==> design/flow/design.v <==
module ALU (A, B, ALU_Sel, ALU_Out, Carryout, Overflow);
parameter ADD  = 0;
parameter SUB  = 1;
parameter MUL_HIGH = 2;
parameter MUL_LOW = 3;
input [31:0] A;
input [31:0] B;
input [3:0] ALU_Sel;
output [31:0] ALU_Out;
output Carryout;
output Overflow;
reg[31:0] ALU_32Result;
reg[63:0] ALU_64Result;
always @(*)
begin
    ALU_32Result = 32'h00000000;
    ALU_64Result = 64'h0000000000000000;
    case(ALU_Sel)
        ADD:        ALU_32Result = A + B;
        SUB:        ALU_32Result = A - B;
        MUL_HIGH:	ALU_64Result = A * B;
        MUL_LOW:	ALU_64Result = A * B;
        default:
        begin
            ALU_32Result = 32'h00000000;
            ALU_64Result = 64'h0000000000000000;
        end
    endcase
end
assign ALU_Out = (ALU_Sel == MUL_LOW)? ALU_64Result[31:0]: (ALU_Sel == MUL_HIGH)? ALU_64Result[63:32]:ALU_32Result[31:0];
assign Carryout = 1'b0;
assign Overflow = 1'b0;
endmodule
module alu_top (
    input             clk,
    input      [31:0] A,
    input      [31:0] B,
    input      [3:0]  ALU_Sel,
    output reg [31:0] ALU_Out,
    output reg        Carryout,
    output reg        Overflow
);
reg [31:0] a_q, b_q;
reg [3:0]  sel_q;
wire [31:0] out_d;
wire        carry_d, ovf_d;
ALU u_alu (
    .A(a_q), .B(b_q), .ALU_Sel(sel_q),
    .ALU_Out(out_d), .Carryout(carry_d), .Overflow(ovf_d)
);
always @(posedge clk) begin
    a_q      <= A;
    b_q      <= B;
    sel_q    <= ALU_Sel;
    ALU_Out  <= out_d;
    Carryout <= carry_d;
    Overflow <= ovf_d;
end
endmodule
==> design/flow/run.sh <==
#!/bin/bash
# the make line also repeats each setting of config.mk as NAME=value (left out here)
make -C /OpenROAD-flow-scripts/flow DESIGN_CONFIG=/design/flow/config.mk WORK_HOME=/design/flow/orfs CLKGATE_MAP_FILE= finish
==> design/flow/config.mk <==
export PLATFORM = sky130hd
export DESIGN_NAME = alu_top
export DESIGN_NICKNAME = alu_top
export VERILOG_FILES = /design/flow/design.v
export SDC_FILE = /design/flow/constraint.sdc
export NUM_CORES = 4
export LEC_CHECK = 0
export CAP_MARGIN = 20
export CORE_ASPECT_RATIO = 0.5
export CORE_MARGIN = 2
export CORE_UTILIZATION = 40
export CTS_CLUSTER_DIAMETER = 284
export CTS_CLUSTER_SIZE = 18
export HOLD_SLACK_MARGIN = -0.06
export PLACE_DENSITY = 0.42
export SLEW_MARGIN = 20
export TNS_END_PERCENT = 40
==> design/flow/constraint.sdc <==
create_clock -name core_clock -period 9.0 [get_ports {clk}]
set_input_delay 1.8000 -clock core_clock [delete_from_list [all_inputs] [get_ports {clk}]]
set_output_delay 1.8000 -clock core_clock [all_outputs]
set_load 0.01 [all_outputs]
==> summary.txt, run 1 <==
Item: results of the latest flow run.

- Per the synth stats, the flop cell with the highest instance count is dfxtp_1.
- RePlAce ended its routability-driven mode at a weighted congestion of 0.9262.
- The area fraction in compound gates is 0.06396.
- STA classifies the critical path endpoint as a register.
- The tightest slew margin relative to the limit is 0.2183.
- STA shows the worst min-delay path finishing at ALU_Out[28].
- After layout, the setup clock skew is reported as 35.76 ps.
- In the per-layer summary, the met1 wirelength comes to 60,230 µm.
- The routed layout has 28,060 vias.
- Entering global routing, the biggest net connects 37 pins.
- The measured slew at the worst slew-check pin is 1171 ps.
- The library cell appearing most often on the critical path is fa_1.
- The number of global-route vias before repair is 30,549.
- Per the post-synthesis stats, the area per cell is 8.997 µm².
- After layout, the worst setup slack is 368.7 ps.
- TritonCTS built the clock tree.
- Per the GRT congestion report, total overflow comes to 0.
- The number of top-level pins is 103.
- Setup repair after global routing left no endpoint under its margin.
- The insertion delay to the later sink of the worst-skew pair is 450 ps.
- The final period demand of the worst path is 8631 ps.
- The die is 441.6 µm wide.
- Counting buffers and inverters, the worst setup path is 25 cells deep.
- After synthesis, the chip area reported by Yosys is 38,300 µm².
- Before antenna repair, the detailed router went through 5 iterations.
- The final-layout setup total negative slack is 0 ps.
- The growth of design area from synthesis to finish is 8.131%.
- In the final report, the number of endpoints failing setup comes to 0.
- By area the synthesized netlist is led by fa_1, ha_1, and2_1.
- For the worst setup path, the data required time is 9300 ps.
- The cell-mix breakdown from Yosys lists the simple-gate area share as 0.1759.
- The Yosys step of the flow raised 2 warnings.
- The height of the die is 222.8 µm.
- Yosys mapped a number of flops with a built-in enable equal to 0.
- The cell depth of the worst flop-to-flop path is 25.
- The count of nets left with antenna violations once routing finished came out at 0.
- For this run the detailed placement stage logged an HPWL of 104,700 µm.
- Dividing the detail-routed wire length by the instance count gives 22.34 µm.
- The highest layer touched by signal routing is met5.
- Once synthesis finished, the tally of register bits stood at 100.
- After detailed routing, the total wire length is 123,500 µm.
- Based on the critical path, the design can be clocked at up to 0.1159 GHz.
- The number of vias per cell is 5.076.
- The final number of hold-violating endpoints is 0.
- The area fraction in xor and xnor cells is 0.02489.
- The violation count after the first detailed-route iteration is 1,697.
- The dominant delay contributor by cell family on the critical path is adder cells.
- The H-tree generated during clock tree synthesis spans 3 levels.
- The number of core rows is 80.
- The final-report max-slew violation count is 0.
- The report shows a maximum critical-path fanout of 16.
- On the reported timing paths, the clock transition at the registers reads 110 ps.
- The count of warning messages emitted by the tools is 28.
- After synthesis, the share of cell area in mux cells is 0.002875.
- The clock net in this run drives a total of 100 sinks.
- The share of async-settable or async-resettable flops after synthesis is 0.
- Yosys mapped the design onto 74 distinct sky130hd cell types.
- The setup check on the worst reg-to-reg path leaves a slack of 370 ps.
- The total of cells resized after clock tree synthesis is 1.
- The first-pass GRT wire length is 192,800 µm.
- The endpoint identified for the worst register-to-register timing path is ALU_Out[20].
- The most critical setup path has its startpoint at a_q[1].
- The number of port buffers is 100.
- Checking hold timing, the worst path is listed with class register to register.
- In this run the clock root is driven by a clkbuf_16.
- The number of buffers on the longest clock path is 2.
- The max capacitance violation total is 0.
- The final net count is 5,506.
- In the synthesized netlist, the cells that appear most often are inv_1, fa_1, and2_1.
- The number of hold buffers added after CTS was 0.
- The largest total area in the synthesized netlist belongs to fa_1.
- The combined global-route utilization of all metal layers is 0.2625.
- Once the clock tree was built, the setup fixing pass inserted 0 buffers.
- The number of cells reported by Yosys stat comes to 4,257.
- The core utilization before placement is 0.4028.
- The startpoint identified for the worst register-to-register timing path is a_q[1].
- The longest incremental delay of any stage on the critical path is reported as 1110 ps.
- The critical path in this run is classified as register to register.
- Counting instances, the worst hold path has a depth of 4.
- The synthesized netlist occupies a cell area of 38,300 µm².
- The run finished with no timing, DRC or antenna violations.
- Before CTS, the worst setup slack after placement is 86.88 ps.
- The worst setup path is launched from a register.
- The largest family of logic cells by area is adder cells.
- After floorplanning, the core was sized to cover 95,090 µm².
- The routed length on met2 is 55,160 µm.
- The ratio of final minimum period to clock period is 0.9590.
- The script parses the final routing iteration and logs DRC violations as 0.
- The worst hold path begins at sel_q[2].
- inv_1 is the most common cell in the netlist.
- The synthesized-area fraction occupied by adder cells is 0.5655.
- The top cell type's share of synthesized area is 0.4689.
- The area of the die is 98,390 µm².
- The instance tally after logic synthesis is 4,257.
- The routed design uses 6277 µm of met3 wire.
- The buffer and inverter count on the worst path is 6.
- The initial antenna violation count was 8.
- The data arrival time at the worst-slack endpoint is 8930 ps.
- The TritonCTS buffer count is 9.
- The destination of the critical timing path is ALU_Out[20].
- The slowest cell on the critical path is dfxtp_1.
- The sequential fraction of the synthesis area is 0.05227.
-- area by class of cell --
class	count	area [µm²]
fillers	9619	53680
multi-input cells	2996	31930
inverters	899	3374
repair buffers	238	2175
flip-flops and latches	100	2021
well taps	1271	1590
clock buffers	10	239.0
clock inverters	6	66.31
diodes	8	20.02
-- metrics by stage --
stage / instance area, µm² / hold WS (ps) / utilization / cells
finish: 41410 / 947.7 / 0.4355 / 5528
global route: 41390 / 987.8 / 0.4353 / 5520
CTS: 41370 / 917.5 / 0.4351 / 5520
detailed placement: 41070 / 911.2 / 0.4319 / 5504
global placement: 41070 / 894.9 / 0.4319 / 5504
floorplan: 38300 / 596.6 / - / 4258
-- layer usage --
| metal | global-route usage | vias up |
|---|---|---|
| li1 | - | 12652 |
| met1 | 0.3927 | 14713 |
| met2 | 0.4074 | 620 |
| met5 | 0 | - |
| met4 | 0.04645 | 2 |
| met3 | 0.03751 | 73 |
==> run 2: changes to the inputs <==
CORE_ASPECT_RATIO = unset   (was 0.5)
CORE_UTILIZATION = 58   (was 40)
CTS_CLUSTER_DIAMETER = unset   (was 284)
CTS_CLUSTER_SIZE = unset   (was 18)
HOLD_SLACK_MARGIN = unset   (was -0.06)
PLACE_DENSITY = unset   (was 0.42)
SETUP_SLACK_MARGIN = -0.63   (was unset)
TNS_END_PERCENT = unset   (was 40)
clock period = 6.1 ns   (was 9.0 ns; I/O delays follow)
==> run 2 against run 1 <==
  * Now fails the layout checks on negative setup slack
  * Flip-flop count stayed put
  * Maximum frequency is 16% higher
  * Synthesized cell count stayed put
  * Synthesized area unchanged
  * Sequential share of layout area is 0.43 points lower
  * Cell count grew 0.81%
  * Via count increased by 9.3%
  * Die area shrank 31%
  * Critical path depth is 2 lower
  * Non-clock buffer count rose by 458
  * First-iteration DRC count up 36%
  * Worst setup slack worse by 1700 ps
==> summary.txt, run 2 <==
Item: results of the latest flow run.

- The flow ran to the end, but the layout failed its checks.
- The violated checks flagged are negative setup slack.
- The remaining antenna violation count is 0.
- For reference, the final report shows the max-slew violation count at 0.
- On the final layout, the worst clock skew is 9.272 ps.
- The peak clock frequency supported by timing is 0.1349 GHz.
- After synthesis, the cell types taking the most area are fa_1, ha_1, and2_1.
- The TritonCTS buffer count is 9.
- The number of enable-type register cells in the synthesized netlist is 0.
- The slowest cell on the critical path is fa_2.
- The floorplan step records an initial core utilization of 0.5846.
- The cell type with the largest total area after synthesis is fa_1.
- The routed layout has 30,669 vias.
- The average routed wire per standard cell is 21.49 µm.
- The horizontal die size is 261.0 µm.
- Endpoints with negative setup slack in the final report add up to 32.
- The timing report attributes the biggest portion of critical-path delay to adder cells.
- Summed over all routing layers, the global router reports a total usage of 0.3663.
- The number of different library cells used by synthesis comes to 74.
- The number of top-level pins is 103.
- The overall die size recorded for this design is 68,110 µm².
- The routed design has 119,800 µm of wire.
- The worst setup path is launched from a register.
- The clock tree synthesis step divided the H-tree into 3 levels.
- Hold analysis lists the worst path endpoint as ALU_Out[25].
- The final period demand of the worst path is 7415 ps.
- The worst slack on hold paths is 826.9 ps.
- The initial antenna violation count is 7.
- The ratio of final minimum period to clock period is 1.216.
- The top cell type's share of synthesized area is 0.4689.
- The most frequent cell after synthesis is inv_1.
- The measured slew at the worst slew-check pin is 885.5 ps.
- In the final design database the tool counted 5,964 nets.
- In this run the layout overhead on the synthesized area is reported as 22.00%.
- The total overflow left after global routing is 0.
- Across all setup checks in the final design, the least slack found is -1315 ps.
- The sequential fraction of the synthesis area is 0.05227.
- The largest family of logic cells by area is adder cells.
- The max capacitance violation total is 0.
- The library cell appearing most often on the critical path is fa_1.
- The first-pass GRT wire length is 187,300 µm.
- Yosys reports a chip area of 38,300 µm².
- The number of global-route vias before repair is 32,612.
- The worst hold path class is register to register.
- The synthesized netlist was found by Yosys to have 4,257 cells.
- Measured against the total synthesized area, the mux share comes to 0.002875.
- The final weighted congestion recorded by global placement is 0.9968.
- The number of buffers on the longest clock path is 2.
- The wire-length estimate of the detail-placed layout is 99,800 µm.
- The core area is 65,510 µm².
- Per the CTS log, the root buffer master is clkbuf_16.
- The endpoint of the lowest-slack register-to-register path is ALU_Out[10].
- In this run the number of cells on the critical path is 23.
- For this run, design rule violations remaining after detail routing come to 0.
- Setup repair after global routing could not meet its margin everywhere.
- At the placement stage, the worst setup path has a slack of -1582 ps.
- The startpoint of the lowest-slack register-to-register path is b_q[7].
- The count of warning messages emitted by the tools is 32.
- Together, buffers and inverters on the worst path number 6.
- STA classifies the critical path endpoint as a register.
- Summing every instance area after synthesis gives 38,300 µm².
- The height of the die is 261.0 µm.
- The main flop type after synthesis is dfxtp_1.
- Counting the fill cells in the layout gives 5,145.
- The yosys synthesis warning count is 2.
- The area fraction in and, or, nand and nor cells is 0.1759.
- The violation count after the first detailed-route iteration is 2,303.
- The share of async-settable or async-resettable flops after synthesis is 0.
- The registers of the reported paths see a clock transition of 90 ps.
- The synthesized design contains 100 register bits.
- During placement, the flow inserted port buffers numbering 100.
- The insertion delay to the later sink of the worst-skew pair is 410 ps.
- Counting endpoints that fail hold in the final report gives 0.
- The type of the setup path with the least slack is register to register.
- Of all nets on the critical path, the largest fanout is 14.
- The area fraction in xor and xnor cells is 0.02489.
- The number of sinks on the clock net is 100.
- The destination of the critical timing path is ALU_Out[10].
- The instance tally after logic synthesis is 4,257.
- The cell depth of the worst flop-to-flop path is 23.
- The data arrival time at the worst-slack endpoint is 7680 ps.
- The worst hold path was traced through 2 stages.
- After synthesis, the most frequently instantiated cells are inv_1, fa_1, and2_1.
- The length of the first detailed-routing pass in iterations is 6.
- The maximum number of pins on one net before global-route repair is 36.
- The number of core rows is 94.
- The worst endpoint required time is 6370 ps.
- The worst reg-to-reg setup slack is -1320 ps.
- The synthesized-area fraction occupied by adder cells is 0.5655.
- Per STA, the worst path is made up of buf_6 > buf_12 > buf_12 > and2_1 > fa_1 > fa_1 > fa_1 > inv_1 > fa_1 > inv_1 > fa_1 > fa_1 > fa_2 > fa_1 > ha_4 > buf_4 > nand4_1 > or3_1 > o2111a_2 > or4b_4 > a21oi_2 > mux2i_1 > o311ai_1.
- The synthesized area per cell is 8.997 µm².
- The critical path launch point is b_q[7].
- The area fraction in compound gates is 0.06396.
- The longest incremental delay of any stage on the critical path is reported as 600 ps.
- Per the hold report, the tightest min-delay path originates at sel_q[0].
- The CTS tree is built.
- The number of vias per cell is 5.503.
- The tightest slew margin relative to the limit is 0.4083.
==> run 2: stage by stage <==
stage / std cells / TNS [ps] / util / area [µm²]
final: 5573 / -35030 / 0.7132 / 46720
after global routing: 5571 / -40150 / 0.7132 / 46720
after floorplan: 4258 / -17840 / - / 39020
after global placement: 5499 / -39730 / 0.6790 / 44480
after CTS: 5544 / -35560 / 0.7009 / 45920
after detailed placement: 5499 / -41110 / 0.6790 / 44480
==> run 2: repair_timing <==
| item | CTS | global route |
|---|---|---|
| endpoints found under the setup margin | 32 | 32 |
| hold buffers | 0 | 0 |
| pin swaps | 97 | 86 |
| cloned | 3 | 4 |
| setup buffers | 53 | 29 |
| resized | 222 | 146 |
==> run 2: metal layers <==
layer	wire length [µm]	track usage
met3	8940	0.06494
met1	48910	0.4935
met4	5364	0.1288
met5	28	0
met2	56540	0.6006
==> run 2: cell type report <==
class                           count  area, µm²  share of cell area
Clock buffer                        9      225.2            0.004820
Tap cell                          864       1081             0.02314
Sequential cell                   100       2079             0.04451
Antenna cell                        2      5.005           0.0001071
Multi-Input combinational cell   2996      33290              0.7124
Timing Repair Buffer              696       6594              0.1411
Clock inverter                      7      77.57            0.001660
Inverter                          899       3374             0.07222
==> run 3: changes to the inputs <==
CORE_UTILIZATION = 11   (was 58)
SETUP_SLACK_MARGIN = unset   (was -0.63)
clock period = 13.6 ns   (was 6.1 ns; I/O delays follow)
==> run 3 against run 2 <==
  * The run now finishes clean
  * Wire length down 3.2%
  * Cell area down 4.1%
  * Via count shrank 7.3%
  * Clock skew up 19 ps
  * Die area went up to 5.2 times the previous value
  * Non-clock buffer count fell by 533
  * Synthesized area unchanged
  * First-iteration DRC count is 21% lower
  * Clock-buffer cell count grew 1
  * Worst setup slack gained 6500 ps
==> summary.txt, run 3 <==
Item: results of the latest flow run.

- The total routed wirelength is 116,000 µm.
- The post-placement cell area is 44,510 µm².
- The insertion delay to the later sink of the worst-skew pair is 450 ps.
- The total via count after detailed routing is 28,445.
- The number of core rows is 216.
- The area of the die is 352,900 µm².
- The max capacitance violation total is 0.
- The number of placed instances, taps included is 8,736.
- The destination of the critical timing path is ALU_Out[26].
- The growth of design area from synthesis to finish is 16.94%.
- In this run the critical register-to-register path is captured at ALU_Out[26].
- The root buffer selected by CTS is clkbuf_16.
- In this run, the synthesized area fraction spent on and/or/nand/nor cells is recorded as 0.1759.
- The ratio of final minimum period to clock period is 0.6210.
- The worst setup path is launched from a register.
- The post-layout instance count excluding filler cells is 8,753.
- Yosys reported that registers with async set or reset make up 0.
- The count of unresolved DRC violations after routing is 0.
- The number of setup buffers added after CTS is 0.
- Synthesis handed over a netlist of 4,257 instances.
- Setup repair after global routing left no endpoint under its margin.
- According to the timing report, the arrival time at the worst endpoint equals 8810 ps.
- The script reports the combined buffer and inverter count of the critical path as 3.
- From the final report, the count of setup violators was given as 0.
- The mux share of post-synthesis cell area is 0.002875.
- The worst-case max-slew headroom was logged as 0.3179.
- The total stage count of the critical path is 19.
- Yosys attributes the largest share of cell area to fa_1, ha_1, and2_1.
- The origin of the worst min-delay path is sel_q[0].
- The first global-routing pass estimated 184,200 µm of wire.
- For reference, the top cells by count after synthesis are inv_1, fa_1, and2_1.
- Leaving out buffers and inverters, the combinational logic in the layout accounts for 31,920 µm².
- Per the gpl log, the routability congestion estimate is 0.8992.
- The clock slew at the register clock pins of the worst setup and hold paths is 100 ps.
- The maximum number of pins on one net before global-route repair is 38.
- Per Yosys stat, the portion of area used by sequential elements is 0.05227.
- The final number of hold-violating endpoints is 0.
- By startpoint and endpoint, the worst setup path is classified as register to register.
- TritonCTS built the clock tree.
- In this run the deepest clock path goes through 2 buffers.
- Yosys printed 2 warnings.
- The worst hold path depth is 2.
- The core utilization before placement is 0.1105.
- The library cell appearing most often on the critical path is fa_1.
- The global route stage reports its total congestion overflow as 0.
- The buffer_ports step reported a buffer count of 100.
- The flow ran to the end and the layout has no timing, DRC or antenna violations.
- The final-layout setup total negative slack is 0 ps.
- The utilization of the core after routing is 0.1293.
- Looking at the cell usage after synthesis, the top flip-flop cell is dfxtp_1.
- By instance count, the leading cell after synthesis is inv_1.
- The cell area after synthesis is 38,300 µm².
- The dominant delay contributor by cell family on the critical path is adder cells.
- The pre-CTS setup check shows a worst slack of 5264 ps.
- The biggest cell delay along the critical path is 1000 ps.
- The post-route standard cell area excluding fillers is 44,790 µm².
- The floorplan report gives the top-level pin count as 103.
- The number of standard cells reported by yosys is 4,257.
- Of the total synthesized cell area, the portion taken by full adders, half adders and majority gates is 0.5655.
- According to the finish report, the design has a final net count of 5,431.
- The largest family of logic cells by area is adder cells.
- The critical path launch point is b_q[17].
- Walking the worst path, the cells encountered are nand2_1 > fa_1 > fa_1 > inv_1 > fa_1 > fa_1 > fa_1 > fa_1 > fa_1 > inv_1 > fa_1 > inv_1 > ha_1 > nand4_1 > or4_1 > nor4_1 > o211ai_1 > and3_1 > o31ai_1.
- According to the floorplan report, the placeable core area is 346,500 µm².
- The worst reg-to-reg setup slack is 5150 ps.
- In this run the worst path has a maximum fanout of 34.
- After synthesis, the chip area reported by Yosys is 38,300 µm².
- The final period demand of the worst path is 8446 ps.
- Per the layout area report, the register area comes to 2008 µm².
- The slowest cell on the critical path is dfxtp_2.
- The area fraction in xor and xnor cells is 0.02489.
- The initial antenna violation count is 10.
- The top cell type's share of synthesized area is 0.4689.
- The area fraction in compound gates is 0.06396.
- Once detailed placement completed, the half-perimeter wirelength came to 89,000 µm.
- The cell depth of the worst flop-to-flop path is 19.
- The worst setup skew after layout is 28.67 ps.
- The smallest setup slack after layout is 5154 ps.
- From bottom edge to top edge, the die measures 594.1 µm.
- The average routed wire per standard cell is 13.25 µm.
- The horizontal die size is 594.1 µm.
- Per the post-route antenna check, the number of violating nets is 0.
- The number of global-route vias before repair is 30,713.
- The filler cell count in the final layout is 39,667.
- In this run, post-CTS repair resized a total of 0 instances.
- The number of vias per cell is 3.250.
- Max-slew check failures listed in the final report amount to 0.
- The number of H-tree branching levels is 3.
- The combined global-route utilization of all metal layers is 0.06685.
- The synthesized design contains 0 enable-type register cells.
- For the worst reg-to-reg path, the startpoint reported by OpenROAD is b_q[17].
- In this run, post-CTS hold repair placed 0 buffers.
- After the first detailed-routing iteration, the DRC count stood at 1,817.
- TritonCTS reports the number of clock sinks as 100.
- The worst hold path class is register to register.
- Of all cell types, the one taking the most synthesized area is fa_1.
- The count of cell types in the netlist is 74.
- Once synthesis finished, the tally of register bits stood at 100.
- The synthesized area per cell is 8.997 µm².
- The flow reports an fmax of 0.1184 GHz.
- The worst endpoint required time is 13,960 ps.
- Summing over the stages, the warning tally comes to 27.
- At the pin with the least slew margin, the transition time is 1023 ps.
- The end point of the worst hold path is ALU_Out[25].
- The worst setup path is captured at a register.
- The length of the first detailed-routing pass in iterations is 5.
- The TritonCTS buffer count is 9.
[run 3: area by class of cell]
cell class / count / area share
Antenna cell: 2 / 0.0001117
Clock buffer: 10 / 0.005112
Clock inverter: 5 / 0.001062
Inverter: 899 / 0.07534
Multi-Input combinational cell: 2996 / 0.7127
Sequential cell: 100 / 0.04484
Tap cell: 4578 / 0.1279
Timing Repair Buffer: 163 / 0.03291
[run 3: per-layer routing]
layer  wire length [µm]  up-vias  GRT usage
met4               4287        2    0.02341
met1              51220    14953    0.08962
met2              53690      832     0.1098
li1                   -    12495          -
met5                 13        -          0
met3               6741      163   0.008421
[run 3: metrics by stage]
step / hold WS (ps)
4_1_cts: 771.6
6_report: 794.5
2_1_floorplan: 596.6
3_3_place_gp: 777.7
5_1_grt: 807.6
3_5_place_dp: 780.6
==> run 4: changes to the inputs <==
CAP_MARGIN = 15   (was 20)
CORE_ASPECT_RATIO = 1.03   (was unset)
CORE_UTILIZATION = 72   (was 11)
GPL_ROUTABILITY_DRIVEN = 1   (was unset)
HOLD_SLACK_MARGIN = -0.08   (was unset)
MIN_ROUTING_LAYER = met1   (was unset)
PLACE_DENSITY = 0.64   (was unset)
TNS_END_PERCENT = 90   (was unset)
clock period = 6.6 ns   (was 13.6 ns; I/O delays follow)
==> run 4 against run 3 <==
  * Now fails the layout checks on negative setup slack
  * Global-route usage grew 40 points
  * Clock-buffer cell count stayed put
  * First-iteration DRC count increased by 100%
  * Via count grew 17%
  * Sequential share of layout area about the same
  * Cell area is 2.5% higher
  * Worst setup slack lost 6200 ps
  * Die area down 84%
  * Flip-flop count did not move
  * Non-clock buffer count up 484
  * Clock skew rose by 9.2 ps
  * Critical endpoint is now ALU_Out[31]
==> summary.txt, run 4 <==
Item: results of the latest flow run.

- The number of top-level pins is 103.
- The final net count is 5,915.
- The largest family of logic cells by area is adder cells.
- The final-report max-slew violation count is 0.
- The total stage count of the critical path is 20.
- In this run the critical register-to-register path is captured at ALU_Out[31].
- The die is 231.3 µm wide.
- Measured against its own limit, the worst slew margin works out to 0.3713.
- The number of sinks on the clock net is 100.
- In the synthesized netlist the async set-or-reset flop fraction comes to 0.
- The post-synthesis register bit count is 100.
- The height of the die is 238.1 µm.
- The measured slew at the worst slew-check pin is 940.7 ps.
- The clock slew at the register clock pins of the worst setup and hold paths is 120 ps.
- The total via count after detailed routing is 33,345.
- The cell area after synthesis is 38,300 µm².
- The placer congestion estimate is 0.9963.
- The count of warning messages emitted by the tools is 33.
- Setup violations remaining at the end of the flow were counted as 32.
- Across all hold checks on the routed design, the worst slack comes to 895.7 ps.
- The peak clock frequency supported by timing is 0.1305 GHz.
- The most frequent cell after synthesis is inv_1.
- The number of buffers on the longest clock path is 2.
- Of the total synthesized cell area, the portion taken by full adders, half adders and majority gates is 0.5655.
- The worst setup skew after layout is 37.82 ps.
- In this run the core area contains 85 standard-cell rows.
- In this design, the stage delay of the slowest critical-path cell is 640 ps.
- The cell-mix breakdown from Yosys lists the XOR/XNOR area share as 0.02489.
- Per the TritonCTS log, the buffer count is 9.
- Of the total synthesized cell area, the portion taken by AND-OR and OR-AND cells is 0.06396.
- The share of synthesized area in the top cell type comes to 0.4689.
- The startpoint of the lowest-slack register-to-register path is b_q[21].
- The tree is rooted in a clkbuf_16.
- The violation count after the first detailed-route iteration is 3,644.
- The number of enable-type register cells in the synthesized netlist is 0.
- Per the run report, area growth between synthesis and finish was 19.89%.
- The core utilization before placement is 0.7305.
- The number of cells on the worst reg-to-reg path is 20.
- The dominant delay contributor by cell family on the critical path is adder cells.
- The critical path maximum fanout is 10.
- The final timing report gives a worst setup slack of -1062 ps.
- STA shows the worst min-delay path finishing at ALU_Out[25].
- In this run the critical path is formed by nand2_1 > fa_2 > fa_1 > inv_1 > fa_1 > fa_1 > fa_1 > fa_1 > fa_1 > fa_2 > ha_4 > a21o_1 > a21o_1 > a221oi_2 > o21ai_1 > a21oi_1 > o31ai_2 > a31o_2 > nor4b_1 > or4_1.
- The timing report shows the most common cell along the critical path to be fa_1.
- TritonRoute reported its final design rule violation total as 0.
- The detail route stage leaves a number of antenna-violating nets equal to 0.
- The CTS tree is built.
- Together, buffers and inverters on the worst path number 1.
- The cell-mix breakdown from Yosys lists the simple-gate area share as 0.1759.
- The nature of the critical path endpoint is a register.
- In the synthesis report, Yosys lists the chip area as 38,300 µm².
- The synthesis report lists the most area-consuming cells as fa_1, ha_1, and2_1.
- The first-pass GRT wire length is 191,600 µm.
- The H-tree was split into 3 levels.
- The total routed wirelength is 133,300 µm.
- Data on the critical path is required at its endpoint by 6880 ps.
- After detailed routing, the number of vias per cell comes to 6.214.
- The instance tally after logic synthesis is 4,257.
- The main flop type after synthesis is dfxtp_1.
- Yosys reports the multiplexer fraction of the synthesized area as 0.002875.
- The cell type with the largest total area after synthesis is fa_1.
- Per STA, the startpoint of the critical path is b_q[21].
- The worst hold path class is register to register.
- The share of the Yosys chip area taken by registers is 0.05227.
- The most critical setup path has its endpoint at ALU_Out[31].
- The number of hold buffers added after cts is 0.
- The max capacitance violation total is 0.
- For this run, the share of the core covered by cells in the final layout is 0.8758.
- The critical path's slowest stage uses the library cell fa_2.
- Across all register-to-register paths, the minimum setup slack is -1060 ps.
- The overall die size recorded for this design is 55,060 µm².
- STA classifies the critical path startpoint as a register.
- The final number of hold-violating endpoints is 0.
- The total congestion overflow is 0.
- The length of the first detailed-routing pass in iterations is 6.
- A clean result was blocked by negative setup slack.
- For reference, the most critical setup path is categorized as register to register.
- Ranked by instance count, the synthesized netlist is headed by inv_1, fa_1, and2_1.
- The ratio of final minimum period to clock period is 1.161.
- The flow ran to the end, but the layout failed its checks.
- The core area is 52,430 µm².
- The data arrival time at the worst-slack endpoint is 7940 ps.
- Note, the detailed placer reported a final HPWL of 98,260 µm.
- Per the skew report, the later register of the worst-skew pair sees a clock latency of 430 ps.
- The origin of the worst min-delay path is sel_q[0].
- Counting the warning lines in the Yosys log gives 2.
- Setup repair after global routing could not meet its margin everywhere.
- A synthesized cell averages 8.997 µm².
- For this design, Yosys synthesis ends with a cell count of 4,257.
- The initial antenna violation count is 21.
- The final period demand of the worst path is 7662 ps.
- The count of cell types in the netlist is 74.
- Summed over all routing layers, the global router reports a total usage of 0.4631.
- The script logs the mean routed wire length per placed instance as 24.84 µm.
- The number of global-route vias before repair is 35,789.
- The worst hold path passes through 2 cells.
- The maximum number of pins on one net before global-route repair is 36.
- The number of port buffers is 100.
run 4: final cells by class:
class / instances / area, µm²
multi-input cells: 2996 / 33040
clock inverters: 6 / 68.82
flip-flops and latches: 100 / 2076
diodes: 12 / 30.03
well taps: 696 / 870.8
fillers: 2585 / 6514
clock buffers: 10 / 229.0
inverters: 899 / 3374
repair buffers: 647 / 6230
run 4: what timing repair did:
item / 4_1_cts / 5_1_grt
setup buffers: 24 / 13
cloned: 1 / 5
gates resized: 160 / 121
setup endpoints to repair: 32 / 32
pin swaps: 53 / 71
run 4: metrics by stage:
stage                     area [µm²]  worst slack [ps]  cells  setup TNS, ps
final                          45920             -1062   5366         -29260
after global routing           45900             -1197   5357         -32060
after CTS                      45230            -667.0   5341         -16560
after detailed placement       44180            -991.2   5304         -24350
after global placement         44180            -869.4   5304         -21360
after floorplan                39080            -384.4   4258          -2285
run 4: layer usage:
metal | wire length (µm) | share of wire | track usage
met5 | 151 | 0.0011 | 0
met4 | 13130 | 0.098 | 0.2972
met2 | 60630 | 0.45 | 0.7548
met3 | 17180 | 0.13 | 0.1267
met1 | 42210 | 0.32 | 0.5432
==> run 5: changes to the inputs <==
CAP_MARGIN = 20   (was 15)
CORE_ASPECT_RATIO = unset   (was 1.03)
CORE_UTILIZATION = 40   (was 72)
CTS_CLUSTER_SIZE = 24   (was unset)
GPL_ROUTABILITY_DRIVEN = unset   (was 1)
HOLD_SLACK_MARGIN = 0.02   (was -0.08)
MAX_ROUTING_LAYER = met4   (was unset)
MIN_ROUTING_LAYER = unset   (was met1)
PLACE_DENSITY = unset   (was 0.64)
TNS_END_PERCENT = 10   (was 90)
clock period = 7.94 ns   (was 6.6 ns; I/O delays follow)
==> run 5 against run 4 <==
  * Now clean on timing, DRC and antenna
  * Worst setup slack improved by 1300 ps
  * Flip-flop count unchanged
  * Clock-buffer cell count down 1
  * Worst hold slack got worse by 150 ps
  * Synthesized cell count did not move
  * Maximum frequency shrank 0.35%
  * First-iteration DRC count shrank 51%
  * Sequential share of layout area rose by 0.27 points
  * Clock skew is 15 ps lower
  * Synthesized area did not move
  * Critical path type unchanged
  * Largest cell class unchanged
==> summary.txt, run 5 <==
Item: results of the latest flow run.

- The post-placement cell area is 42,080 µm².
- The combined global-route utilization of all metal layers is 0.2428.
- The clock slew at the register clock pins of the worst setup and hold paths is 100 ps.
- For this run, the share of the core covered by cells in the final layout is 0.4478.
- The final number of hold-violating endpoints is 0.
- The destination of the critical timing path is ALU_Out[5].
- The worst endpoint required time is 8220 ps.
- The mux share of post-synthesis cell area is 0.002875.
- The synthesized-area fraction occupied by adder cells is 0.5655.
- The initial antenna violation count is 3.
- The worst setup skew after layout is 23.17 ps.
- The average routed wire per standard cell is 19.64 µm.
- The report counts max-capacitance violations totalling 0.
- Across all stage logs, warnings added up to 28.
- The core area is 95,010 µm².
- The worst hold path depth is 2.
- The buffer and inverter count on the worst path is 4.
- The worst slack on hold paths is 742.1 ps.
- The count of nets left with antenna violations once routing finished came out at 0.
- The violation tally recorded at the end of detailed-routing iteration 0 is 1,800.
- The origin of the worst min-delay path is sel_q[0].
- The flow ran to the end and the layout has no timing, DRC or antenna violations.
- The worst register-to-register path has a depth of 23.
- The height of the die is 313.4 µm.
- In the finished design, the share of the clock period the worst path needs comes to 0.9683.
- The CTS tree is built.
- Sorting the synthesized cells by area gives the leading types as fa_1, ha_1, and2_1.
- The total congestion overflow is 0.
- The dominant delay contributor by cell family on the critical path is adder cells.
- The chip area from the yosys synthesis statistics is 38,300 µm².
- The main flop type after synthesis is dfxtp_1.
- The signal on the critical path passes through buf_4 > and2_1 > fa_1 > inv_1 > fa_1 > fa_1 > fa_1 > inv_1 > fa_1 > fa_1 > fa_1 > fa_1 > ha_1 > a21oi_1 > o21ai_0 > a21oi_1 > o21ai_0 > o31ai_2 > buf_4 > nand2_1 > xor2_1 > a221oi_1 > a21oi_1.
- The first-pass GRT wire length is 179,300 µm.
- The endpoint of the lowest-slack register-to-register path is ALU_Out[5].
- inv_1 is the most common cell in the netlist.
- The total stage count of the critical path is 23.
- The smallest setup slack after layout is 251.4 ps.
- STA classifies the critical path endpoint as a register.
- After legalization and detailed placement, the total HPWL measured 93,370 µm.
- The kind of start point of the critical path is a register.
- In this run, the synthesized area fraction spent on xor and xnor cells is recorded as 0.02489.
- The placement summary gives the final routability congestion estimate as 0.9561.
- The later pin in the worst-skew pair is clocked with a latency of 430 ps.
- The data arrival time at the worst-slack endpoint is 7970 ps.
- The number of sinks on the clock net is 100.
- The critical path launch point is a_q[22].
- The timing report gives the biggest stage delay along the critical path as 590 ps.
- The number of global-route vias before repair is 30,918.
- The number of top-level pins is 103.
- Input and output buffers added on the ports amount to 100.
- In this run the core area contains 113 standard-cell rows.
- The post-route standard cell area excluding fillers is 42,540 µm².
- The critical-path maximum fanout is 8.
- Setup repair after global routing could not meet its margin everywhere.
- The instance tally after logic synthesis is 4,257.
- According to the report, the first pass of detailed routing completed in 5 iterations.
- The final net count is 5,607.
- The maximum number of pins on one net before global-route repair is 37.
- Per the STA report, the cell with the highest stage delay on the worst path is fa_1.
- According to the floorplan report, the die width is 313.4 µm.
- The cell type with the largest total area after synthesis is fa_1.
- TritonCTS created 9 clock buffers.
- The worst setup slack after placement is -77.00 ps.
- In the synthesized netlist the async set-or-reset flop fraction comes to 0.
- Looking at the hold checks, the worst path lands on ALU_Out[0].
- Of the synthesized area, sequential elements account for 0.05227.
- Sorting the synthesized cells by how often they occur yields inv_1, fa_1, and2_1.
- Per the final report, max-transition violations number 0.
- The final layout contains routed wiring with a total length of 110,300 µm.
- The longest clock path from root to sink contains 2 buffers.
- Counting distinct cell types in the post-synthesis netlist gives 74.
- The measured slew at the worst slew-check pin is 950.9 ps.
- The final route contains 28,644 vias.
- The area fraction in compound gates is 0.06396.
- In the routed layout, each cell is associated on average with a via count of 5.100.
- The count of unresolved DRC violations after routing is 0.
- Derived from the worst setup path, the maximum achievable clock frequency is 0.1301 GHz.
- The area fraction in and, or, nand and nor cells is 0.1759.
- The library cell appearing most often on the critical path is fa_1.
- The yosys synthesis warning count is 2.
- The share of synthesized area in the top cell type comes to 0.4689.
- The number of H-tree branching levels is 3.
- From synthesis to final layout, the design area changed by 11.07%.
- The worst reg-to-reg setup slack is 250 ps.
- In this run the full chip footprint comes out at 98,240 µm².
- The number of hold buffers added after cts is 0.
- The worst path needs 7689 ps of the cycle, external delays included.
- The type of the setup path with the least slack is register to register.
- In this run the worst hold path is classified as register to register.
- The largest family of logic cells by area is adder cells.
- After synthesis, the mean cell area works out to 8.997 µm².
- The number of standard cells reported by yosys is 4,257.
- The core utilization before placement is 0.4031.
- The cell area after synthesis is 38,300 µm².
- STA lists the startpoint of the worst register-to-register path as a_q[22].
- The synthesized design contains 100 register bits.
- The number of enable-type register cells in the synthesized netlist is 0.
- In the final report, the number of endpoints failing setup comes to 0.
- The root buffer selected by CTS is clkbuf_16.
- The tightest slew margin relative to the limit is 0.3645.
[run 5: repair_timing]
| item | CTS | global route |
|---|---|---|
| hold endpoints to repair | 0 | 0 |
| resized | 8 | 40 |
| pin swaps | 0 | 2 |
| setup endpoints to repair | 10 | 20 |
| buffers inserted | 0 | 1 |
[run 5: layout make-up]
cell class	count	area, µm²
flip-flops and latches	100	2037
fillers	9456	52470
well taps	1265	1583
clock inverters	7	97.59
diodes	1	2.502
inverters	899	3374
clock buffers	9	225.2
repair buffers	339	3216
multi-input cells	2996	32010
[run 5: layer usage]
metal | share of wire | vias up | global-route usage
met5 | 0 | - | -
met4 | 0.014 | 0 | 0.03730
met3 | 0.051 | 92 | 0.02843
met2 | 0.48 | 751 | 0.3939
met1 | 0.45 | 14952 | 0.3347
li1 | - | 12849 | -
[run 5: metrics by stage]
| stage | setup TNS (ps) | std cells |
|---|---|---|
| final | 0 | 5616 |
| after detailed placement | -179.6 | 5598 |
| after global placement | -383.8 | 5598 |
| after global routing | -8.345 | 5615 |
| after CTS | 0 | 5614 |
| after floorplan | 0 | 4258 |
==> run 6: changes to the inputs <==
CELL_PAD_IN_SITES_DETAIL_PLACEMENT = 1   (was unset)
CELL_PAD_IN_SITES_GLOBAL_PLACEMENT = 1   (was unset)
CORE_ASPECT_RATIO = 1.56   (was unset)
CORE_UTILIZATION = 35   (was 40)
CTS_CLUSTER_SIZE = 42   (was 24)
GPL_TIMING_DRIVEN = 1   (was unset)
HOLD_SLACK_MARGIN = unset   (was 0.02)
MAX_ROUTING_LAYER = met5   (was met4)
MIN_ROUTING_LAYER = met1   (was unset)
PLACE_DENSITY_LB_ADDON = 0.09   (was unset)
SLEW_MARGIN = 5   (was 20)
TNS_END_PERCENT = unset   (was 10)
clock period = 15.5 ns   (was 7.94 ns; I/O delays follow)
==> run 6 against run 5 <==
  * Sequential share of layout area is 0.11 points higher
  * Wire length is 17% higher
  * Cell count is 0.34% higher
  * Maximum frequency is 13% lower
  * Worst setup slack better by 6400 ps
  * Still clean on timing, DRC and antenna
  * Via count is 1.5% lower
  * Flip-flop count stayed put
==> summary.txt, run 6 <==
Item: results of the latest flow run.

- Post-CTS repair ended up resizing 0 cells.
- The placer congestion estimate is 0.8823.
- The count of buffers added on input and output ports is 100.
- STA reports a reg2reg setup slack of 6650 ps.
- The final hold violation count recorded for this run is 0.
- The area fraction of the largest cell type after synthesis is 0.4689.
- After global routing the overflow that remains totals 0.
- Yosys reported that registers with async set or reset make up 0.
- The critical path's slowest stage uses the library cell dfxtp_1.
- The detailed placement HPWL is 103,100 µm.
- The total via count after detailed routing is 28,218.
- The worst setup slack after placement is 6597 ps.
- According to the timing report, the critical path is captured at ALU_Out[20].
- The origin of the worst min-delay path is sel_q[0].
- The filler cell count in the final layout is 12,649.
- Setup repair after global routing left no endpoint under its margin.
- In this run the worst hold path is classified as register to register.
- Setup slack closes at 6649 ps.
- The dominant delay contributor by cell family on the critical path is adder cells.
- The final net count is 5,436.
- The count of nets left with antenna violations once routing finished came out at 0.
- The measured slew at the worst slew-check pin is 1039 ps.
- The biggest cell delay along the critical path is 850 ps.
- The total routed wirelength is 129,300 µm.
- The tightest slew margin relative to the limit is 0.3008.
- The number of H-tree branching levels is 3.
- The floorplan step set the die width to 268.9 µm.
- In this run, the synthesized area fraction spent on AND-OR/OR-AND gates is recorded as 0.06396.
- Per the detail_route report, vias per standard cell equal 5.008.
- The routed design uses 2475 µm of met3 wire.
- The main flop type after synthesis is dfxtp_1.
- The smallest clock period supported by the final layout is computed as 8851 ps.
- The first global-routing pass estimated 200,200 µm of wire.
- Per Yosys stat, the portion of area used by sequential elements is 0.05227.
- The peak clock frequency supported by timing is 0.1130 GHz.
- The end point of the worst hold path is ALU_Out[25].
- The number of standard cells reported by yosys is 4,257.
- The worst endpoint required time is 15,790 ps.
- The final layout reports a setup TNS of 0 ps.
- The clock slew at the register clock pins of the worst setup and hold paths is 110 ps.
- The first detailed-routing pass took 5 iterations.
- The run finished with no timing, DRC or antenna violations.
- The core area is 108,600 µm².
- The insertion delay to the later sink of the worst-skew pair is 450 ps.
- OpenROAD emitted warnings numbering 27.
- The number of buffers on the longest clock path is 2.
- The critical-path maximum fanout is 21.
- The buffer and inverter count on the worst path is 6.
- The initialized floorplan defines 151 standard-cell rows.
- Pin placement for this block handled 103 I/O pins.
- The most frequent cell after synthesis is inv_1.
- Synthesis produced 4,257 cells.
- The critical path launch point is a_q[28].
- Counting pins that exceed their max-slew limit in the final report gives 0.
- The area fraction in and, or, nand and nor cells is 0.1759.
- The count of unresolved DRC violations after routing is 0.
- The CTS tree is built.
- The maximum number of pins on one net before global-route repair is 38.
- The run reported a max-capacitance violation count of 0.
- Counting flops with a built-in enable in the synthesized netlist gives 0.
- The total stage count of the critical path is 25.
- The synthesized-area fraction occupied by adder cells is 0.5655.
- The cell that appears most often on the critical path is fa_1.
- The worst setup skew after layout is 24.11 ps.
- The number of global-route vias before repair is 33,121.
- The growth of design area from synthesis to finish is 6.922%.
- The cell area after synthesis is 38,300 µm².
- Data on the critical path arrives at its endpoint at 9140 ps.
- The ratio of final minimum period to clock period is 0.5711.
- Synthesis inferred 100 register bits.
- In the synthesized netlist, the cells that appear most often are inv_1, fa_1, and2_1.
- The count of cell types in the netlist is 74.
- The post-route met1 wirelength is 47,280 µm.
- The average routed wire per standard cell is 22.94 µm.
- The final-report setup violation count is 0.
- The initial antenna violation count is 5.
- By area, the combinational part of the netlist is dominated by adder cells.
- Counting instances, the worst hold path has a depth of 2.
- The yosys synthesis warning count is 2.
- The violation count after the first detailed-route iteration is 1,002.
- Per the synthesis report, the XOR/XNOR share of the synthesized area is 0.02489.
- The height of the die is 417.2 µm.
- According to the floorplan report, the total die area is 112,200 µm².
- The nature of the critical path endpoint is a register.
- The chip area from the yosys synthesis statistics is 38,300 µm².
- The routed design uses 74,230 µm of met2 wire.
- The endpoint identified for the worst register-to-register timing path is ALU_Out[20].
- The highest layer touched by signal routing is met4.
- After clock tree synthesis, the flow added hold-fix buffers numbering 0.
- The number of clock buffers added by TritonCTS is 9.
- The type of the setup path with the least slack is register to register.
- The cell depth of the worst flop-to-flop path is 25.
- By area the synthesized netlist is led by fa_1, ha_1, and2_1.
- In this run the post-CTS setup repair buffer count came out at 0.
- STA classifies the critical path startpoint as a register.
- CTS placed an instance of clkbuf_16 at the clock tree root.
- The synthesized area per cell is 8.997 µm².
- Across every metal layer, demand over resource in global routing totals 0.2414.
- The core utilization before placement is 0.3526.
- The cell type that accounts for the most area after synthesis is fa_1.
- The startpoint of the lowest-slack register-to-register path is a_q[28].
- The mux share of post-synthesis cell area is 0.002875.
- The number of sinks on the clock net is 100.
## run 6: layer usage
layer / global-route usage / up-vias
met5: 0 / -
met4: 0.08738 / 0
met3: 0.01345 / 177
met2: 0.4824 / 378
met1: 0.2615 / 15176
li1: - / 12487
## run 6: final cells by class
class,count,area [µm²],area share
diodes,3,7.507,0.0001833
clock buffers,9,225.2,0.005500
clock inverters,7,86.33,0.002108
inverters,899,3374,0.08240
multi-input cells,2996,31920,0.7796
flip-flops and latches,100,2004,0.04895
well taps,1453,1818,0.04439
repair buffers,168,1511,0.03691
## run 6: stage by stage
step / cells / instance area (µm²) / hold slack, ps / utilization
4_1_cts: 5632 / 40940 / 901.5 / 0.3769
2_1_floorplan: 4258 / 38300 / 596.6 / -
3_3_place_gp: 5616 / 40630 / 914.5 / 0.3740
5_1_grt: 5632 / 40940 / 944.9 / 0.3769
6_report: 5635 / 40950 / 906.2 / 0.3770
3_5_place_dp: 5616 / 40630 / 890.9 / 0.3740
==> run 7: changes to the inputs <==
ABC_AREA = 1   (was unset)
CELL_PAD_IN_SITES_DETAIL_PLACEMENT = unset   (was 1)
CELL_PAD_IN_SITES_GLOBAL_PLACEMENT = unset   (was 1)
CORE_ASPECT_RATIO = unset   (was 1.56)
CORE_UTILIZATION = 57   (was 35)
CTS_CLUSTER_SIZE = unset   (was 42)
GPL_TIMING_DRIVEN = unset   (was 1)
MAX_ROUTING_LAYER = unset   (was met5)
MIN_ROUTING_LAYER = unset   (was met1)
PLACE_DENSITY_LB_ADDON = unset   (was 0.09)
SLEW_MARGIN = 20   (was 5)
clock period = 5.78 ns   (was 15.5 ns; I/O delays follow)
==> run 7 against run 6 <==
  * The layout now fails its checks (negative setup slack)
  * Sequential share of layout area is 0.73 points lower
  * Die area is 33% lower
  * Clock-buffer cell count stayed put
  * First-iteration DRC count went up to 2.9 times the previous value
  * Via count is 29% higher
  * Critical path type unchanged
==> summary.txt, run 7 <==
Item: results of the latest flow run.

- The mux share of post-synthesis cell area is 0.
- The floorplan step defined a core boundary enclosing 71,730 µm².
- The kind of start point of the critical path is a register.
- Per Yosys stat, the portion of area used by sequential elements is 0.04839.
- Among cell families on the critical path, the largest total delay comes from adder cells.
- The synthesis report lists the most area-consuming cells as fa_1, inv_1, nand2_1.
- The worst setup path is of the register to register kind.
- Summed over all nets, the half-perimeter wirelength after detailed placement is 114,100 µm.
- In the post-route analysis, the smallest setup slack over all paths is -923.0 ps.
- After synthesis, the netlist uses 41 different library cells.
- The final weighted congestion recorded by global placement is 0.9806.
- The routed layout has 36,290 vias.
- The largest family of logic cells by area is adder cells.
- The top cell type's share of synthesized area is 0.4340.
- The final period demand of the worst path is 6703 ps.
- The height of the die is 273.4 µm.
- The number of H-tree branching levels is 3.
- The reasons given for failing layout checks are negative setup slack.
- The detailed router reported a total wirelength of 134,200 µm.
- The layout has 6,192 filler cells.
- In the CTS report, the clock slew at the register clock pins of the worst setup and hold paths is listed as 90 ps.
- In the final report, the number of hold violations comes to 0.
- As reported, the later end of the worst-skew pair has a clock insertion delay of 410 ps.
- The number of global-route vias before repair is 37,772.
- The worst setup skew after layout is 18.65 ps.
- The number of standard cells reported by yosys is 5,727.
- Averaged over all synthesized cells, the footprint is 7.224 µm².
- The overall die size recorded for this design is 74,760 µm².
- The count of warning messages emitted by the tools is 32.
- Input and output buffers added on the ports amount to 100.
- The final-report max-slew violation count is 0.
- Along the critical path, the tally of buffer and inverter instances is 9.
- The initial antenna violation count was 7.
- The worst hold path passes through 4 cells.
- The flow ran to the end, but the layout failed its checks.
- The total stage count of the critical path is 29.
- Post-route period utilization is reported as 1.160.
- The cell depth of the worst flop-to-flop path is 29.
- For this configuration, the core starts out at a cell density of 0.5768.
- The area fraction in compound gates is 0.02670.
- The combined global-route utilization of all metal layers is 0.3705.
- The cell type with the largest total area after synthesis is fa_1.
- The post-synthesis register bit count is 100.
- The TritonCTS buffer count is 9.
- The horizontal die size is 273.4 µm.
- Per the detail_route report, DRC violations left total 0.
- The number of placed instances, taps included is 6,994.
- According to the CTS report, the clock sink count is 100.
- The transition time recorded at the tightest slew-check pin is 944.0 ps.
- The tree is rooted in a clkbuf_16.
- The most frequent cell after synthesis is inv_1.
- The synthesized-area fraction occupied by adder cells is 0.5235.
- Among the stages of the critical path, the cell type that occurs most often is inv_1.
- Across the whole layout, storage elements account for 2057 µm².
- The end point of the worst hold path is ALU_Out[0].
- Counting flops with a built-in enable in the synthesized netlist gives 0.
- The slowest stage of the critical path belongs to the cell fa_2.
- At the worst endpoint, the required time is 6060 ps.
- The number of buffers on the longest clock path is 2.
- According to the finish report, the design has a final net count of 7,358.
- The cell area after synthesis is 41,370 µm².
- Note that the worst hold path type here is register to register.
- Excluding fillers, the count of instances in the completed layout stands at 7,052.
- Following the worst setup path forward leads to its endpoint at ALU_Out[22].
- STA classifies the critical path endpoint as a register.
- The commonest cells after synthesis are inv_1, nand2_1, fa_1.
- Entering global routing, the biggest net connects 34 pins.
- The area fraction in and, or, nand and nor cells is 0.2073.
- The max capacitance violation total is 0.
- The synthesized instance count is 5,727.
- The critical path launch point is a_q[12].
- The tightest slew margin relative to the limit is 0.3640.
- The layout report lists the multi-input gate area as 33,200 µm².
- For this run, the detailed router reports a per-instance via density of 5.146.
- Setup repair after global routing could not meet its margin everywhere.
- The setup check on the worst reg-to-reg path leaves a slack of -920 ps.
- For this run, the detailed router's first-pass iteration total came to 5.
- In the synthesized netlist the async set-or-reset flop fraction comes to 0.
- After floorplanning, the core was divided into 98 placement rows.
- In the final routed layout, each cell accounts on average for 19.02 µm.
- The growth of design area from synthesis to finish is 19.29%.
- The synthesis report lists the Yosys warning total as 2.
- The startpoint of the lowest-slack register-to-register path is a_q[12].
- The first-pass GRT wire length is 210,000 µm.
- The peak clock frequency supported by timing is 0.1492 GHz.
- Looking at the critical path, the highest net fanout was 8.
- For this run, the leading register cell type out of synthesis is dfxtp_1.
- The remaining antenna violation count is 0.
- The area fraction in xor and xnor cells is 0.009103.
- The endpoint of the lowest-slack register-to-register path is ALU_Out[22].
- The final-report setup violation count is 32.
- The CTS tree is built.
- The number of top-level pins is 103.
- The origin of the worst min-delay path is sel_q[1].
- The global route stage reports its total congestion overflow as 0.
- The synthesized netlist has a Yosys-reported chip area of 41,370 µm².
- In this design, the stage delay of the slowest critical-path cell is 590 ps.
- The OpenROAD report gives the critical path a data arrival time of 6980 ps.
- The violation count after the first detailed-route iteration is 2,862.
-- run 7: metrics by stage --
stage	util	cell area [µm²]	hold WS (ps)	worst slack, ps	setup TNS, ps
2_1_floorplan	-	42360	580.7	-295.9	-7330
3_3_place_gp	0.6607	47390	927.7	-1121	-28630
3_5_place_dp	0.6607	47390	940.2	-1115	-28820
4_1_cts	0.6781	48640	953.6	-846.2	-25060
5_1_grt	0.6880	49350	989.3	-1150	-33840
6_report	0.6880	49350	967.8	-923.0	-27570
-- run 7: per-layer routing --
metal	track usage	part of all wire	vias to the layer above
met3	0.06132	0.087	263
met1	0.5071	0.41	17867
met4	0.1293	0.043	8
met5	0	0.00042	-
met2	0.5990	0.46	1428
li1	-	-	16724
-- run 7: repair_timing --
action / in CTS / in global routing
endpoints found under the setup margin: 32 / 32
pin swaps: 78 / 39
resized: 216 / 161
hold buffers: 0 / 0
buffers inserted: 20 / 16
cloned: 3 / 5
endpoints found under the hold margin: 0 / 0
-- run 7: cell type report --
type / instances / share of cell area
multi-input cells: 3602 / 0.6727
inverters: 1787 / 0.1360
repair buffers: 596 / 0.1196
flip-flops and latches: 100 / 0.04168
well taps: 950 / 0.02408
clock buffers: 9 / 0.004563
clock inverters: 7 / 0.001420
diodes: 1 / 0.00005070
==> run 8: changes to the inputs <==
ABC_AREA = unset   (was 1)
CAP_MARGIN = 15   (was 20)
CORE_ASPECT_RATIO = 0.96   (was unset)
CORE_UTILIZATION = 32   (was 57)
GPL_ROUTABILITY_DRIVEN = 1   (was unset)
GPL_TIMING_DRIVEN = 1   (was unset)
PLACE_DENSITY_LB_ADDON = 0.06   (was unset)
clock period = 7.93 ns   (was 5.78 ns; I/O delays follow)
==> run 8 against run 7 <==
  * The run now finishes clean
  * Wire length fell by 3.7%
  * Critical path type unchanged
  * First-iteration DRC count shrank 45%
  * Global-route usage shrank 15 points
  * Die area increased by 64%
  * Worst hold slack worse by 110 ps
  * Maximum frequency decreased by 13%
  * Via count down 21%
==> summary.txt, run 8 <==
Item: results of the latest flow run.

- In the routed layout, each cell is associated on average with a via count of 4.781.
- The number of standard cells reported by yosys is 4,257.
- The combined global-route utilization of all metal layers is 0.2199.
- The cell area after synthesis is 38,300 µm².
- The worst reg-to-reg setup slack is 190 ps.
- After synthesis, the cell types taking the most area are fa_1, ha_1, and2_1.
- The number of placed instances, taps included is 5,953.
- RePlAce ended its routability-driven mode at a weighted congestion of 0.8801.
- The count of unresolved DRC violations after routing is 0.
- For the worst-skew pair, the clock arrives at the later sink with an insertion delay of 440 ps.
- Among all stages on the critical path, the maximum delay recorded is 600 ps.
- The sequential fraction of the synthesis area is 0.05227.
- The number of sinks on the clock net is 100.
- The buffer and inverter count on the worst path is 7.
- The storage element area is 2027 µm².
- In this run, the synthesized area fraction spent on xor and xnor cells is recorded as 0.02489.
- Following the worst setup path forward leads to its endpoint at ALU_Out[31].
- The final net count is 5,655.
- The final-report max-slew violation count is 0.
- The met3 usage in global routing is 0.02883.
- The critical path launch point is a_q[15].
- The finished layout reports a core utilization of 0.3687.
- The filler cells instantiated in the layout total 12,440.
- The main flop type after synthesis is dfxtp_1.
- At the pin with the least slew margin, the transition time is 899.2 ps.
- The tightest slew margin relative to the limit is 0.3991.
- Measured along the x axis, the die boundary spans 357.1 µm.
- Per the synthesis report, the AND-OR/OR-AND share of the synthesized area is 0.06396.
- The worst hold path depth is 2.
- The worst hold path class is register to register.
- The die covers 122,500 µm².
- The post-layout instance count excluding filler cells is 5,976.
- The number of global-route vias before repair is 31,831.
- The total congestion overflow is 0.
- The count of buffers added on input and output ports is 100.
- The end point of the worst hold path is ALU_Out[25].
- Endpoints failing hold in the final report were tallied at 0.
- The flow ran to the end and the layout has no timing, DRC or antenna violations.
- The clock tree synthesis step divided the H-tree into 3 levels.
- The first global-routing pass estimated 199,900 µm of wire.
- The longest clock path from root to sink contains 2 buffers.
- From synthesis to final layout, the design area changed by 14.40%.
- Sorting the synthesis cell report by count puts at the top inv_1.
- The smallest clock period supported by the final layout is computed as 7745 ps.
- The instance tally after logic synthesis is 4,257.
- The kind of start point of the critical path is a register.
- The synthesized-area fraction occupied by adder cells is 0.5655.
- CTS added clock buffers totalling 9.
- The share of async-settable or async-resettable flops after synthesis is 0.
- Per the synthesis report, the dominant area consumer among library cells is fa_1.
- The run reported a max-capacitance violation count of 0.
- The total routed wirelength is 129,200 µm.
- Looking at the setup timing report, the critical path kind is register to register.
- The clock arrives with 18.94 ps of skew.
- Post-synthesis, Yosys gives the total cell area as 38,300 µm².
- In this run the most used layer during global routing was met2.
- For this run, the final setup violation count is recorded as 0.
- In the global route stage, met2 resource usage came out at 0.3637.
- The nature of the critical path endpoint is a register.
- A synthesized cell averages 8.997 µm².
- The library cell appearing most often on the critical path is fa_1.
## run 8: routing by layer
layer | up-vias | part of all wire
met5 | - | 0.000054
met4 | 2 | 0.022
met3 | 126 | 0.039
met2 | 519 | 0.47
met1 | 14985 | 0.47
li1 | 12941 | -
## run 8: what timing repair did
action	in CTS	in global routing
buffers inserted	0	4
gates cloned	0	1
gates resized	10	60
setup endpoints to repair	17	30
pin swaps	0	18
## run 8: cell type report
type | count | share of cell area
clock buffers | 10 | 0.005226
flip-flops and latches | 100 | 0.04626
clock inverters | 5 | 0.0009709
well taps | 1575 | 0.04497
inverters | 899 | 0.07701
diodes | 4 | 0.0002284
multi-input cells | 2996 | 0.7334
repair buffers | 387 | 0.09195
## run 8: metrics by stage
step | instance area [µm²] | hold slack [ps] | setup WS, ps | TNS, ps
2_1_floorplan | 38300 | 596.6 | 492.4 | 0
3_3_place_gp | 43220 | 877.9 | -222.7 | -1875
3_5_place_dp | 43220 | 856.6 | -274.2 | -1726
4_1_cts | 43520 | 872.9 | 8.294 | 0
5_1_grt | 43810 | 905.8 | -27.66 | -45.47
6_report | 43820 | 853.5 | 185.5 | 0
